== garnet ==
## fp32mult
module fp32mult (
    input  wire [31:0] x1,
    input  wire [31:0] x2,
    input  wire        en,
    input  wire        rst,
    input  wire        clk,
    output wire [31:0] y,
    output wire        ready
);
Size: about 2500 cells after synthesis, about 100 I/O pins.
clock: 7.56 ns
lec_check: 0
cap_margin: 20
core_aspect_ratio: 0.83
core_margin: 2
core_utilization: 72
cts_cluster_size: 82
hold_slack_margin: -0.04
max_routing_layer: met4
place_density_lb_addon: 0.06
setup_slack_margin: 1.29
slew_margin: 20
run.sh (not shown) runs the stock make flow with config.mk's settings and CLKGATE_MAP_FILE=.
garnet | stages: all done | timing, DRC, antenna: all pass
Here is what was changed in the inputs of willow compared with garnet.
Settings: CORE_ASPECT_RATIO removed (was 0.83); CORE_UTILIZATION changed from 72 to 40; MAX_ROUTING_LAYER removed (was met4); PLACE_DENSITY_LB_ADDON removed (was 0.06); HOLD_SLACK_MARGIN removed (was -0.04); CTS_CLUSTER_SIZE removed (was 82); SETUP_SLACK_MARGIN removed (was 1.29); the clock period (ns, I/O delays scaled along) changed from 7.56 to 10.0.
Notes after the runs:
Sort willow and garnet by arrival time reported for the critical path endpoint, descending, and willow comes first.
Going from garnet to willow, die size grew by more than half.
Delta (willow minus garnet): instance count on the critical path has increased; multi-input gate area in the final layout has decreased; post-route met1 wirelength has increased.
Compared to garnet, willow leaves more free space in the core.
Area: willow vs garnet -> willow smaller
Going from garnet to willow, post-layout period usage of the worst path shrinks by 8.6 points.
Relative to garnet, the wire length of the first global-routing pass of willow is lower by 3.2 mm.
Re compound-cell area share of the yosys netlist: no difference whatsoever between willow and garnet.

---

Setup of v49:
The RTL this note starts from:
==> flow/design.v <==
module fullreg #(  parameter N = 16 )(
    input [N-1:0] d,
    output reg [N-1:0] q,
    input clk,
    input en,
    input clr,  
    input rst   
    );
always @(posedge clk,posedge rst) begin
    if(rst)
        q<=0;
    else    
    if(en==1)begin
        if(clr)
            q<=0;
        else
            q<=d;
    end
end
endmodule
module exp_adder_bias (
    input  wire [7:0] exp1,    
    input  wire [7:0] exp2,    
    output wire [7:0] exp_out  
);
    wire [8:0] sum;            
    wire [8:0] sum_minus_bias;
    assign sum = exp1 + exp2;
    assign sum_minus_bias = sum - 9'd127;
    assign exp_out = sum_minus_bias[7:0];
endmodule
module exp_normalizer (
    input  wire        msb_mult,    
    input  wire [7:0]  exp_in,      
    output wire [7:0]  exp_out      
);
    assign exp_out = msb_mult ? (exp_in + 8'd1) : exp_in;
endmodule
module mantissa_normalizer (
    input  wire [47:0] mult_out,    
    output wire [23:0] mant_out     
);
    assign mant_out = mult_out[47] ? 
                      mult_out[47:24] : 
                      mult_out[46:23];
endmodule
module mult24 (
    input  wire [23:0] a,    
    input  wire [23:0] b,    
    output wire [47:0] p     
);
    assign p = $unsigned(a) * $unsigned(b);
endmodule
module fp32mult (
    input  wire [31:0] x1,
    input  wire [31:0] x2,
    input  wire        en,
    input  wire        rst,
    input  wire        clk,
    output wire [31:0] y,
    output wire        ready
);
    wire [31:0] x1_reg;
    wire [31:0] x2_reg;
    fullreg #(32) reg_x1 (.clk(clk), .rst(rst), .clr(1'b0), .en(en), .d(x1), .q(x1_reg));
    fullreg #(32) reg_x2 (.clk(clk), .rst(rst), .clr(1'b0), .en(en), .d(x2), .q(x2_reg));
    wire sign1 = x1_reg[31];
    wire sign2 = x2_reg[31];
    wire [7:0] exp1 = x1_reg[30:23];
    wire [7:0] exp2 = x2_reg[30:23];
    wire [23:0] mant1 = {1'b1, x1_reg[22:0]};  
    wire [23:0] mant2 = {1'b1, x2_reg[22:0]};
    wire sign_result = sign1 ^ sign2;
    wire [7:0] exp_sum;
      wire en_d1;
    wire en_d2;
    exp_adder_bias exp_add_inst (
        .exp1(exp1),
        .exp2(exp2),
        .exp_out(exp_sum)
    );
    wire [47:0] mant_product;
    mult24 mult_inst (
        .a(mant1),
        .b(mant2),
        .p(mant_product)
    );
    wire [7:0] exp_norm;
    exp_normalizer exp_norm_inst (
        .msb_mult(mant_product[47]),
        .exp_in(exp_sum),
        .exp_out(exp_norm)
    );
    wire [23:0] mant_norm;
    mantissa_normalizer mant_norm_inst (
        .mult_out(mant_product),
        .mant_out(mant_norm)
    );
    wire [31:0] result_comb;
    assign result_comb = {sign_result, exp_norm, mant_norm[22:0]};
    fullreg #(32) reg_out (
        .clk(clk),
        .rst(rst),
        .clr(1'b0),
        .en(en_d1),
        .d(result_comb),
        .q(y)
    );
    fullreg #(1) reg_en_stage1 (
        .clk(clk),
        .rst(rst),
        .clr(1'b0),
        .en(1'b1),
        .d(en),
        .q(en_d1)
    );
    fullreg #(1) reg_en_stage2 (
        .clk(clk),
        .rst(rst),
        .clr(1'b0),
        .en(1'b1),
        .d(en_d1),
        .q(en_d2)
    );
    assign ready = en_d2;
endmodule
clock: 5.56 ns
lec_check: 0
cap_margin: 20
core_margin: 2
core_utilization: 72
cts_cluster_diameter: 374
cts_cluster_size: 99
place_density: 0.36
slew_margin: 20
tns_end_percent: 5
What the final checks of v49 revealed, after a flow that finished every stage, was a layout that fails on negative setup slack.
--- input diff v49..v7 ---
Settings: CTS_CLUSTER_DIAMETER: 374 -> unset; TNS_END_PERCENT: 5 -> unset; PLACE_DENSITY: 0.36 -> unset; PLACE_DENSITY_LB_ADDON: unset -> 0.08; CTS_CLUSTER_SIZE: 99 -> 33; the clock period (ns, I/O delays scaled along): 5.56 -> 6.81.
Notes after the runs:
- Although v7 finished all stages, its layout failed final checks on negative setup slack.
- What the final checks of v49 revealed, after a flow that finished every stage, was a layout that fails on negative setup slack.
- Between v7 and v49, the total count of max-transition violations in the final report does not differ in any meaningful way.
- Re logic share of the area: v7 and v49 aren't equal, and the lower value belongs to v7.
- Per the comparison of v7 with v49, met2 track demand over resource +2.8 points; part of the cycle the worst path needs -19 points.
- The run showing the greater required time at the endpoint of the critical path is v7.
- [v7 vs v49] average via count per standard cell: higher in v7
- In the metrics for v7 and v49, the one carrying the lower met1 usage is v49.
- Summary of the comparison: number of global-route vias before repair is higher in v7, relative to v49.
Setup changes, v7 to v13
Settings: PLACE_DENSITY_LB_ADDON changed from 0.08 to 0.0; SETUP_SLACK_MARGIN newly set to 2.16; CTS_CLUSTER_SIZE removed (was 33); the clock period (ns, I/O delays scaled along) changed from 6.81 to 7.35.
==> results <==
The final layout from v13, which completed every stage, passed the timing, DRC and antenna checks at the end of the flow.
First-pass GRT wire length of v13 falls short of that of v7 by a few percent.
Core utilization: v13 lower than v7
On post-route cell area: v13 sits below v7.
Cell depth of the worst setup path went down by a few percent going from v7 to v13.
Lower final-layout setup total negative slack was reported by v7, not v13.
For the final-layout non-clock buffer area share, v13 came in 1.8 points lower than v7 did.
Modified inputs, v6 compared to v13
Settings: clearing SETUP_SLACK_MARGIN, which used to be 2.16; swapping 72 for 65 in CORE_UTILIZATION; clearing PLACE_DENSITY_LB_ADDON, which used to be 0.0; swapping 7.35 for 6.81 in the clock period (ns, I/O delays scaled along).
Notes after the runs:
v6: all stages done; final checks FAILED (negative setup slack).
Final cell area: v6 above v13
v6: hold slack 8.1 ps below v13
v13 and v6 ended up with roughly the same post-synthesis xor/xnor area fraction.
v6 gives less shortest clock period the worst path allows after layout than v13 did.
v6: number of placed cells counting well taps 174 above v13
The slowest cell on the critical path comes out sky130_fd_sc_hd__dfrtp_4 in one run and sky130_fd_sc_hd__fa_1 in the other, namely in v13 and v6 respectively.
When v6 is set beside v13, its met2 demand-to-capacity share in global routing turns out to be 7.0 points smaller.
v6 against v13; non-clock buffer count is up by more than a quarter.

---

## maple
Starts from the design.v that is shown in full above.
make LEC_CHECK=0 ABC_AREA=1 CAP_MARGIN=35 CORE_MARGIN=2 CORE_UTILIZATION=72 CTS_CLUSTER_DIAMETER=340 CTS_CLUSTER_SIZE=77 GPL_ROUTABILITY_DRIVEN=1 HOLD_SLACK_MARGIN=0.29 MAX_ROUTING_LAYER=met5 MIN_ROUTING_LAYER=met1 PLACE_DENSITY=0.64 SETUP_SLACK_MARGIN=-0.66 SLEW_MARGIN=20 TNS_END_PERCENT=95 finish   # period 9.49 ns
Inputs modified between maple and indigo:
Settings: ABC_AREA removed (was 1); PLACE_DENSITY changed from 0.64 to 0.35; CTS_CLUSTER_DIAMETER removed (was 340); HOLD_SLACK_MARGIN removed (was 0.29); CTS_CLUSTER_SIZE removed (was 77); MAX_ROUTING_LAYER removed (was met5); CORE_UTILIZATION changed from 72 to 71; SETUP_SLACK_MARGIN changed from -0.66 to -0.43; the clock period (ns, I/O delays scaled along) changed from 9.49 to 5.74.
[summary]
Re global route total overflow: no difference whatsoever between maple and indigo.
A launch point of the worst path of reg_x1.q[16] is what maple shows, while reg_x2.q[4] belongs to indigo.
Diff maple -> indigo: actual slew at the worst max-slew pin up 23 ps, routed wire length higher.
Going from maple to indigo, the starting density of the core was found to have gone down by 0.92 points.
Comparing maple and indigo, XOR/XNOR share of the synthesized area is higher on indigo.
When the final numbers for maple and indigo were put side by side, the combined global-route utilization of all metal layers turned out to be smaller in maple.
Summary across maple and indigo: the single failing run is indigo.
indigo completed end to end; final checks failed (negative setup slack).
Inputs modified between indigo and harbor:
Settings: PLACE_DENSITY no longer set, was 0.35; SETUP_SLACK_MARGIN no longer set, was -0.43; CORE_UTILIZATION now 40, was 71; TNS_END_PERCENT no longer set, was 95; GPL_ROUTABILITY_DRIVEN no longer set, was 1; CAP_MARGIN now 20, was 35; MIN_ROUTING_LAYER no longer set, was met1; the clock period (ns, I/O delays scaled along) now 8.69, was 5.74.
Notes after the runs:
harbor did not stop at any stage, and its layout met the timing, DRC and antenna checks.
[compare] base=indigo new=harbor: post-route clock period utilization saw a decrease, relative area change from synthesis to final layout shrank by 13 points, mapped cell area essentially unchanged.
harbor vs indigo, worst-path cell with the longest stage delay: dfrtp_1 vs fa_2
Cmp indigo and harbor / met1 usage / lower: harbor
> inputs changed (harbor -> yarrow)
Settings: swapping 2 for 10 in CORE_MARGIN; swapping 40 for 48 in CORE_UTILIZATION; putting ABC_AREA at 1 where nothing was set; swapping 8.69 for 10.0 in the clock period (ns, I/O delays scaled along).
Notes after the runs:
Detailed-route wire length: higher on yarrow
Wire length of the first global-routing pass: yarrow worse than harbor
--- input diff yarrow..sierra ---
Settings: an added HOLD_SLACK_MARGIN of -0.03; a change of CORE_MARGIN from 10 to 2; an added TNS_END_PERCENT of 45; a change of SLEW_MARGIN from 20 to 5; an added GPL_ROUTABILITY_DRIVEN of 1; an added CTS_CLUSTER_SIZE of 66; an added MAX_ROUTING_LAYER of met4; a change of CORE_UTILIZATION from 48 to 40; a deleted ABC_AREA that had been 1.
==> comparison <==
NOTE: non-clock buffer count in sierra exceeds that of yarrow. As far as overflow left after global routing goes, yarrow and sierra are indistinguishable; the numbers are identical. yarrow vs sierra, source of the critical timing path: reg_x2.q[12] vs reg_x2.q[8]. yarrow reports its endpoint of the most critical setup path as reg_out.q[15] while sierra reports reg_out.q[10]. The share of the core filled by cells before placement of sierra is lower than that of yarrow. Area after synthesis shrinks by a little under 10% when moving from yarrow to sierra.
